==> trial 79 <==
Design chip_to_symbol, start of the top module:
module chip_to_symbol 
(
input logic         i_clk,
input logic         i_rst_n,
input logic         i_stream,
input logic         i_stream_valid,
output logic [3:0]  o_symbol,
output logic        o_symbol_valid       
);
clock: 4.49 ns
lec_check: 0
abc_area: 0
cap_margin: 20
cell_pad_in_sites_detail_placement: 0
cell_pad_in_sites_global_placement: 0
core_aspect_ratio: 1.37
core_margin: 2
core_utilization: 41
cts_cluster_diameter: 245
cts_cluster_size: 94
gpl_timing_driven: 1
place_density: 0.81
setup_slack_margin: -0.32
slew_margin: 35
tns_end_percent: 20
run.sh (not shown) runs the stock make flow with config.mk's settings and CLKGATE_MAP_FILE=.
==> trial 63: changes against trial 79 <==
Settings changed: CORE_UTILIZATION 41 to 49, PLACE_DENSITY 0.81 to 0.5, SETUP_SLACK_MARGIN -0.32 to not set.
==> build 88: changes against trial 79 <==
Settings changed: CORE_ASPECT_RATIO 1.37 to not set, CORE_UTILIZATION 41 to 65, CTS_CLUSTER_DIAMETER 245 to not set, CTS_CLUSTER_SIZE 94 to not set, PLACE_DENSITY 0.81 to 0.63, SETUP_SLACK_MARGIN -0.32 to not set, TNS_END_PERCENT 20 to not set.
==> notes <==
Build 88 finished with negative setup slack left. Trial 63 completed, yet does not pass: negative setup slack. Trial 79 ran to the end with violations: negative setup slack. In trial 79 the maximum frequency is smaller than in build 88, by about 7%. The highest via count belongs to build 88, the lowest to trial 63. Against build 88, the clock skew of trial 79 is lower by 0.011 ns. Utilization: trial 79 < trial 63 < build 88. Non-clock buffer count: build 88 is lower than trial 63 (12). The lowest die area belongs to build 88, the highest to trial 79. In trial 79 the first-iteration DRC count is smaller than in build 88, by 23%. Against trial 63, the cell area of trial 79 is smaller by 1.6%.
==> figures <==
GR Util met1: trial 79 34.5%; trial 63 46.8%; build 88 60.2%
Count of buffers not belonging to the clock network in the layout: trial 79 401; trial 63 396; build 88 384
Tool warnings: trial 79 33; trial 63 35; build 88 34
Number of tapcells: trial 79 735; trial 63 624; build 88 468
Slew Limit Headroom: trial 79 31.1%; trial 63 38.9%; build 88 36.9%
Wire per inst: trial 79 24.1 µm; trial 63 26.8 µm; build 88 26.9 µm
Global-route track usage on met3: trial 79 6.08%; trial 63 6.57%; build 88 13.9%
Cycle use final: trial 79 109%; trial 63 102%; build 88 101%
Met2 routing resource usage after global routing: trial 79 51.2%; trial 63 69.3%; build 88 78.2%
Buffers plus inverters on the worst setup path: trial 79 3; trial 63 6; build 88 2
Capture point of the critical path: trial 79 o_symbol[3]; trial 63 o_symbol[1]; build 88 o_symbol[2]
Buffers inserted during post-CTS setup optimization: trial 79 9; trial 63 25; build 88 28
Status: trial 79 finished with violations; trial 63 finished with violations; build 88 finished with violations
Layout check failures: trial 79 negative setup slack; trial 63 negative setup slack; build 88 negative setup slack
Setup-failing EPs final: trial 79 4; trial 63 2; build 88 4
Comb. cell area: trial 79 20600 µm²; trial 63 21100 µm²; build 88 21200 µm²
Routed length on met1: trial 79 34500 µm; trial 63 40200 µm; build 88 36000 µm
Initial Utilization: trial 79 41.4%; trial 63 49.7%; build 88 65.6%
Placer Congestion: trial 79 1.07; trial 63 0.966; build 88 1.05
Global-route wire length before repair: trial 79 145000 µm; trial 63 153000 µm; build 88 148000 µm
Final WL: trial 79 96700 µm; trial 63 104000 µm; build 88 100000 µm

==> inputs of amber <==
==> flow/design.v <==
module chip_to_symbol 
(
input logic         i_clk,
input logic         i_rst_n,
input logic         i_stream,
input logic         i_stream_valid,
output logic [3:0]  o_symbol,
output logic        o_symbol_valid       
);
logic [4:0] r_bit_counter;
logic [31:0] r_received_chip;
logic [5:0] s_ones_counter[15:0];
logic	[31:0]	chip_values [15:0];  
initial 
begin
	chip_values[0] 		=  32'b11011001110000110101001000101110;
	chip_values[8] 		=  32'b11101101100111000011010100100010;
	chip_values[4] 		=  32'b00101110110110011100001101010010;
	chip_values[12] 	=  32'b00100010111011011001110000110101;
	chip_values[2] 		=  32'b01010010001011101101100111000011;
	chip_values[10] 	=  32'b00110101001000101110110110011100;
	chip_values[6] 		=  32'b11000011010100100010111011011001;
	chip_values[14] 	=  32'b10011100001101010010001011101101;
	chip_values[1] 		=  32'b10001100100101100000011101111011;
	chip_values[9] 		=  32'b10111000110010010110000001110111;
	chip_values[5] 		=  32'b01111011100011001001011000000111;
	chip_values[13] 	=  32'b01110111101110001100100101100000;
	chip_values[3]		=  32'b00000111011110111000110010010110;
	chip_values[11]		=  32'b01100000011101111011100011001001;
	chip_values[7] 		=  32'b10010110000001110111101110001100;
	chip_values[15] 	=  32'b11001001011000000111011110111000;
end
always_ff@(posedge i_clk , negedge i_rst_n)
begin
    if(!i_rst_n)
    begin
        r_bit_counter <= 'd0;
    end
    else if(r_bit_counter=='d31) 
    begin
        r_bit_counter <= 'd0;
    end
    else if(i_stream_valid)
    begin
        r_bit_counter <= r_bit_counter + 'd1;
    end
end
always_ff@(posedge i_clk , negedge i_rst_n)
begin
    if(!i_rst_n)
    begin
        r_received_chip <= 'd0;
		for(int i = 0 ; i<16 ; i++)
        begin
			s_ones_counter[i] <= 'd0;
		end
    end
	else if (r_bit_counter==31)
	begin
		for(int i = 0 ; i<16 ; i++)
        begin
			s_ones_counter[i] <= 'd0;
		end
	end
    else if(i_stream_valid)
    begin
        r_received_chip[r_bit_counter]<= i_stream;
        for(int i = 0 ; i<16 ; i++)
        begin
            s_ones_counter[i] <= s_ones_counter[i] + (i_stream ~^ chip_values[i][r_bit_counter]);
        end
    end    
end
	always@(*)
		begin
			if((s_ones_counter[0]>=s_ones_counter[1]) && (s_ones_counter[0]>=s_ones_counter[2]) && (s_ones_counter[0]>=s_ones_counter[3]) && (s_ones_counter[0]>=s_ones_counter[4]) && (s_ones_counter[0]>=s_ones_counter[5]) && (s_ones_counter[0]>=s_ones_counter[6]) && (s_ones_counter[0]>=s_ones_counter[7]) && (s_ones_counter[0]>=s_ones_counter[8]) && (s_ones_counter[0]>=s_ones_counter[9]) && (s_ones_counter[0]>=s_ones_counter[10]) && (s_ones_counter[0]>=s_ones_counter[11]) && (s_ones_counter[0]>=s_ones_counter[12]) && (s_ones_counter[0]>=s_ones_counter[13]) && (s_ones_counter[0]>=s_ones_counter[14]) && (s_ones_counter[0]>=s_ones_counter[15]) ) 
			begin
				o_symbol = 'd0;
			end
			else if((s_ones_counter[1]>=s_ones_counter[0]) && (s_ones_counter[1]>=s_ones_counter[2]) && (s_ones_counter[1]>=s_ones_counter[3]) && (s_ones_counter[1]>=s_ones_counter[4]) && (s_ones_counter[1]>=s_ones_counter[5]) && (s_ones_counter[1]>=s_ones_counter[6]) && (s_ones_counter[1]>=s_ones_counter[7]) && (s_ones_counter[1]>=s_ones_counter[8]) && (s_ones_counter[1]>=s_ones_counter[9]) && (s_ones_counter[1]>=s_ones_counter[10]) && (s_ones_counter[1]>=s_ones_counter[11]) && (s_ones_counter[1]>=s_ones_counter[12]) && (s_ones_counter[1]>=s_ones_counter[13]) && (s_ones_counter[1]>=s_ones_counter[14]) && (s_ones_counter[1]>=s_ones_counter[15]) ) 
			begin
				o_symbol = 'd1;
			end
			else if((s_ones_counter[2]>=s_ones_counter[0]) && (s_ones_counter[2]>=s_ones_counter[1]) && (s_ones_counter[2]>=s_ones_counter[3]) && (s_ones_counter[2]>=s_ones_counter[4]) && (s_ones_counter[2]>=s_ones_counter[5]) && (s_ones_counter[2]>=s_ones_counter[6]) && (s_ones_counter[2]>=s_ones_counter[7]) && (s_ones_counter[2]>=s_ones_counter[8]) && (s_ones_counter[2]>=s_ones_counter[9]) && (s_ones_counter[2]>=s_ones_counter[10]) && (s_ones_counter[2]>=s_ones_counter[11]) && (s_ones_counter[2]>=s_ones_counter[12]) && (s_ones_counter[2]>=s_ones_counter[13]) && (s_ones_counter[2]>=s_ones_counter[14]) && (s_ones_counter[2]>=s_ones_counter[15]) ) 
			begin
				o_symbol = 'd2;
			end
			else if((s_ones_counter[3]>=s_ones_counter[0]) && (s_ones_counter[3]>=s_ones_counter[1]) && (s_ones_counter[3]>=s_ones_counter[2]) && (s_ones_counter[3]>=s_ones_counter[4]) && (s_ones_counter[3]>=s_ones_counter[5]) && (s_ones_counter[3]>=s_ones_counter[6]) && (s_ones_counter[3]>=s_ones_counter[7]) && (s_ones_counter[3]>=s_ones_counter[8]) && (s_ones_counter[3]>=s_ones_counter[9]) && (s_ones_counter[3]>=s_ones_counter[10]) && (s_ones_counter[3]>=s_ones_counter[11]) && (s_ones_counter[3]>=s_ones_counter[12]) && (s_ones_counter[3]>=s_ones_counter[13]) && (s_ones_counter[3]>=s_ones_counter[14]) && (s_ones_counter[3]>=s_ones_counter[15]) ) 
			begin
				o_symbol = 'd3;
			end
			else if((s_ones_counter[4]>=s_ones_counter[0]) && (s_ones_counter[4]>=s_ones_counter[1]) && (s_ones_counter[4]>=s_ones_counter[2]) && (s_ones_counter[4]>=s_ones_counter[3]) && (s_ones_counter[4]>=s_ones_counter[5]) && (s_ones_counter[4]>=s_ones_counter[6]) && (s_ones_counter[4]>=s_ones_counter[7]) && (s_ones_counter[4]>=s_ones_counter[8]) && (s_ones_counter[4]>=s_ones_counter[9]) && (s_ones_counter[4]>=s_ones_counter[10]) && (s_ones_counter[4]>=s_ones_counter[11]) && (s_ones_counter[4]>=s_ones_counter[12]) && (s_ones_counter[4]>=s_ones_counter[13]) && (s_ones_counter[4]>=s_ones_counter[14]) && (s_ones_counter[4]>=s_ones_counter[15]) ) 
			begin
				o_symbol = 'd4;
			end
			else if((s_ones_counter[5]>=s_ones_counter[0]) && (s_ones_counter[5]>=s_ones_counter[1]) && (s_ones_counter[5]>=s_ones_counter[2]) && (s_ones_counter[5]>=s_ones_counter[3]) && (s_ones_counter[5]>=s_ones_counter[4]) && (s_ones_counter[5]>=s_ones_counter[6]) && (s_ones_counter[5]>=s_ones_counter[7]) && (s_ones_counter[5]>=s_ones_counter[8]) && (s_ones_counter[5]>=s_ones_counter[9]) && (s_ones_counter[5]>=s_ones_counter[10]) && (s_ones_counter[5]>=s_ones_counter[11]) && (s_ones_counter[5]>=s_ones_counter[12]) && (s_ones_counter[5]>=s_ones_counter[13]) && (s_ones_counter[5]>=s_ones_counter[14]) && (s_ones_counter[5]>=s_ones_counter[15]) ) 
			begin
				o_symbol = 'd5;
			end
			else if((s_ones_counter[6]>=s_ones_counter[0]) && (s_ones_counter[6]>=s_ones_counter[1]) && (s_ones_counter[6]>=s_ones_counter[2]) && (s_ones_counter[6]>=s_ones_counter[3]) && (s_ones_counter[6]>=s_ones_counter[4]) && (s_ones_counter[6]>=s_ones_counter[5]) && (s_ones_counter[6]>=s_ones_counter[7]) && (s_ones_counter[6]>=s_ones_counter[8]) && (s_ones_counter[6]>=s_ones_counter[9]) && (s_ones_counter[6]>=s_ones_counter[10]) && (s_ones_counter[6]>=s_ones_counter[11]) && (s_ones_counter[6]>=s_ones_counter[12]) && (s_ones_counter[6]>=s_ones_counter[13]) && (s_ones_counter[6]>=s_ones_counter[14]) && (s_ones_counter[6]>=s_ones_counter[15]) ) 
			begin
				o_symbol = 'd6;
			end
			else if((s_ones_counter[7]>=s_ones_counter[0]) && (s_ones_counter[7]>=s_ones_counter[1]) && (s_ones_counter[7]>=s_ones_counter[2]) && (s_ones_counter[7]>=s_ones_counter[3]) && (s_ones_counter[7]>=s_ones_counter[4]) && (s_ones_counter[7]>=s_ones_counter[5]) && (s_ones_counter[7]>=s_ones_counter[6]) && (s_ones_counter[7]>=s_ones_counter[8]) && (s_ones_counter[7]>=s_ones_counter[9]) && (s_ones_counter[7]>=s_ones_counter[10]) && (s_ones_counter[7]>=s_ones_counter[11]) && (s_ones_counter[7]>=s_ones_counter[12]) && (s_ones_counter[7]>=s_ones_counter[13]) && (s_ones_counter[7]>=s_ones_counter[14]) && (s_ones_counter[7]>=s_ones_counter[15]) ) 
			begin
				o_symbol = 'd7;
			end
			else if((s_ones_counter[8]>=s_ones_counter[0]) && (s_ones_counter[8]>=s_ones_counter[1]) && (s_ones_counter[8]>=s_ones_counter[2]) && (s_ones_counter[8]>=s_ones_counter[3]) && (s_ones_counter[8]>=s_ones_counter[4]) && (s_ones_counter[8]>=s_ones_counter[5]) && (s_ones_counter[8]>=s_ones_counter[6]) && (s_ones_counter[8]>=s_ones_counter[7]) && (s_ones_counter[8]>=s_ones_counter[9]) && (s_ones_counter[8]>=s_ones_counter[10]) && (s_ones_counter[8]>=s_ones_counter[11]) && (s_ones_counter[8]>=s_ones_counter[12]) && (s_ones_counter[8]>=s_ones_counter[13]) && (s_ones_counter[8]>=s_ones_counter[14]) && (s_ones_counter[8]>=s_ones_counter[15]) ) 
			begin
				o_symbol = 'd8;
			end
			else if((s_ones_counter[9]>=s_ones_counter[0]) && (s_ones_counter[9]>=s_ones_counter[1]) && (s_ones_counter[9]>=s_ones_counter[2]) && (s_ones_counter[9]>=s_ones_counter[3]) && (s_ones_counter[9]>=s_ones_counter[4]) && (s_ones_counter[9]>=s_ones_counter[5]) && (s_ones_counter[9]>=s_ones_counter[6]) && (s_ones_counter[9]>=s_ones_counter[7]) && (s_ones_counter[9]>=s_ones_counter[8]) && (s_ones_counter[9]>=s_ones_counter[10]) && (s_ones_counter[9]>=s_ones_counter[11]) && (s_ones_counter[9]>=s_ones_counter[12]) && (s_ones_counter[9]>=s_ones_counter[13]) && (s_ones_counter[9]>=s_ones_counter[14]) && (s_ones_counter[9]>=s_ones_counter[15]) ) 
			begin
				o_symbol = 'd9;
			end
			else if((s_ones_counter[10]>=s_ones_counter[0]) && (s_ones_counter[10]>=s_ones_counter[1]) && (s_ones_counter[10]>=s_ones_counter[2]) && (s_ones_counter[10]>=s_ones_counter[3]) && (s_ones_counter[10]>=s_ones_counter[4]) && (s_ones_counter[10]>=s_ones_counter[5]) && (s_ones_counter[10]>=s_ones_counter[6]) && (s_ones_counter[10]>=s_ones_counter[7]) && (s_ones_counter[10]>=s_ones_counter[8]) && (s_ones_counter[10]>=s_ones_counter[9]) && (s_ones_counter[10]>=s_ones_counter[11]) && (s_ones_counter[10]>=s_ones_counter[12]) && (s_ones_counter[10]>=s_ones_counter[13]) && (s_ones_counter[10]>=s_ones_counter[14]) && (s_ones_counter[10]>=s_ones_counter[15]) ) 
			begin
				o_symbol = 'd10;
			end
			else if((s_ones_counter[11]>=s_ones_counter[0]) && (s_ones_counter[11]>=s_ones_counter[1]) && (s_ones_counter[11]>=s_ones_counter[2]) && (s_ones_counter[11]>=s_ones_counter[3]) && (s_ones_counter[11]>=s_ones_counter[4]) && (s_ones_counter[11]>=s_ones_counter[5]) && (s_ones_counter[11]>=s_ones_counter[6]) && (s_ones_counter[11]>=s_ones_counter[7]) && (s_ones_counter[11]>=s_ones_counter[8]) && (s_ones_counter[11]>=s_ones_counter[9]) && (s_ones_counter[11]>=s_ones_counter[10]) && (s_ones_counter[11]>=s_ones_counter[12]) && (s_ones_counter[11]>=s_ones_counter[13]) && (s_ones_counter[11]>=s_ones_counter[14]) && (s_ones_counter[11]>=s_ones_counter[15]) ) 
			begin
				o_symbol = 'd11;
			end
			else if((s_ones_counter[12]>=s_ones_counter[0]) && (s_ones_counter[12]>=s_ones_counter[1]) && (s_ones_counter[12]>=s_ones_counter[2]) && (s_ones_counter[12]>=s_ones_counter[3]) && (s_ones_counter[12]>=s_ones_counter[4]) && (s_ones_counter[12]>=s_ones_counter[5]) && (s_ones_counter[12]>=s_ones_counter[6]) && (s_ones_counter[12]>=s_ones_counter[7]) && (s_ones_counter[12]>=s_ones_counter[8]) && (s_ones_counter[12]>=s_ones_counter[9]) && (s_ones_counter[12]>=s_ones_counter[10]) && (s_ones_counter[12]>=s_ones_counter[11]) && (s_ones_counter[12]>=s_ones_counter[13]) && (s_ones_counter[12]>=s_ones_counter[14]) && (s_ones_counter[12]>=s_ones_counter[15]) ) 
			begin
				o_symbol = 'd12;
			end
			else if((s_ones_counter[13]>=s_ones_counter[0]) && (s_ones_counter[13]>=s_ones_counter[1]) && (s_ones_counter[13]>=s_ones_counter[2]) && (s_ones_counter[13]>=s_ones_counter[3]) && (s_ones_counter[13]>=s_ones_counter[4]) && (s_ones_counter[13]>=s_ones_counter[5]) && (s_ones_counter[13]>=s_ones_counter[6]) && (s_ones_counter[13]>=s_ones_counter[7]) && (s_ones_counter[13]>=s_ones_counter[8]) && (s_ones_counter[13]>=s_ones_counter[9]) && (s_ones_counter[13]>=s_ones_counter[10]) && (s_ones_counter[13]>=s_ones_counter[11]) && (s_ones_counter[13]>=s_ones_counter[12]) && (s_ones_counter[13]>=s_ones_counter[15]) && (s_ones_counter[13]>=s_ones_counter[14]) ) 
			begin
				o_symbol = 'd13;
			end
			else if((s_ones_counter[14]>=s_ones_counter[0]) && (s_ones_counter[14]>=s_ones_counter[1]) && (s_ones_counter[14]>=s_ones_counter[2]) && (s_ones_counter[14]>=s_ones_counter[3]) && (s_ones_counter[14]>=s_ones_counter[4]) && (s_ones_counter[14]>=s_ones_counter[5]) && (s_ones_counter[14]>=s_ones_counter[6]) && (s_ones_counter[14]>=s_ones_counter[7]) && (s_ones_counter[14]>=s_ones_counter[8]) && (s_ones_counter[14]>=s_ones_counter[9]) && (s_ones_counter[14]>=s_ones_counter[10]) && (s_ones_counter[14]>=s_ones_counter[11]) && (s_ones_counter[14]>=s_ones_counter[12]) && (s_ones_counter[14]>=s_ones_counter[13]) && (s_ones_counter[14]>=s_ones_counter[15]) ) 
			begin
				o_symbol = 'd14;
			end
			else
				begin
				o_symbol = 'd15;
				end
			end
assign o_symbol_valid = (r_bit_counter==31);  
endmodule
==> flow/run.sh <==
#!/bin/bash
# the make line also repeats each setting of config.mk as NAME=value (left out here)
make -C /OpenROAD-flow-scripts/flow DESIGN_CONFIG=/design/flow/config.mk WORK_HOME=/design/flow/orfs CLKGATE_MAP_FILE= finish
==> flow/config.mk <==
export PLATFORM = sky130hd
export DESIGN_NAME = chip_to_symbol
export DESIGN_NICKNAME = chip_to_symbol
export VERILOG_FILES = /design/flow/design.v
export SDC_FILE = /design/flow/constraint.sdc
export NUM_CORES = 4
export LEC_CHECK = 0
export ABC_AREA = 1
export CAP_MARGIN = 20
export CELL_PAD_IN_SITES_DETAIL_PLACEMENT = 1
export CORE_MARGIN = 8
export CORE_UTILIZATION = 27
export CTS_CLUSTER_DIAMETER = 288
export GPL_TIMING_DRIVEN = 0
export HOLD_SLACK_MARGIN = -0.08
export MAX_ROUTING_LAYER = met4
export SLEW_MARGIN = 20
export TNS_END_PERCENT = 70
==> flow/constraint.sdc <==
create_clock -name core_clock -period 8.15 [get_ports {i_clk}]
set_input_delay 1.6300 -clock core_clock [delete_from_list [all_inputs] [get_ports {i_clk}]]
set_output_delay 1.6300 -clock core_clock [all_outputs]
set_load 0.01 [all_outputs]
==> cedar (differences from amber) <==
- ABC_AREA: 1 -> not set
- CELL_PAD_IN_SITES_DETAIL_PLACEMENT: 1 -> not set
- CORE_MARGIN: 8 -> 2
- CORE_UTILIZATION: 27 -> 40
- CTS_CLUSTER_DIAMETER: 288 -> not set
- CTS_CLUSTER_SIZE: not set -> 49
- HOLD_SLACK_MARGIN: -0.08 -> not set
- MAX_ROUTING_LAYER: met4 -> not set
- TNS_END_PERCENT: 70 -> not set
==> flow/constraint.sdc (replaced) <==
create_clock -name core_clock -period 10.0 [get_ports {i_clk}]
set_input_delay 2.0000 -clock core_clock [delete_from_list [all_inputs] [get_ports {i_clk}]]
set_output_delay 2.0000 -clock core_clock [all_outputs]
set_load 0.01 [all_outputs]
==> onyx (differences from amber) <==
- CELL_PAD_IN_SITES_DETAIL_PLACEMENT: 1 -> not set
- CORE_ASPECT_RATIO: not set -> 0.5
- CORE_MARGIN: 8 -> 2
- CORE_UTILIZATION: 27 -> 57
- CTS_CLUSTER_DIAMETER: 288 -> 236
- CTS_CLUSTER_SIZE: not set -> 97
- GPL_TIMING_DRIVEN: 0 -> not set
- HOLD_SLACK_MARGIN: -0.08 -> not set
- MAX_ROUTING_LAYER: met4 -> not set
- PLACE_DENSITY: not set -> 0.4
- TNS_END_PERCENT: 70 -> 15
==> flow/constraint.sdc (replaced) <==
create_clock -name core_clock -period 10.0 [get_ports {i_clk}]
set_input_delay 2.0000 -clock core_clock [delete_from_list [all_inputs] [get_ports {i_clk}]]
set_output_delay 2.0000 -clock core_clock [all_outputs]
set_load 0.01 [all_outputs]
==> results <==
The highest first-iteration DRC count belongs to onyx, the lowest to amber. Cell count: amber is larger than cedar (about 15%). Via count: onyx < amber < cedar. The highest sequential share of layout area belongs to onyx, the lowest to cedar. Core utilization, highest first: onyx, cedar, amber. Of amber and cedar, amber has the higher clock skew (gap 9.4 ps).
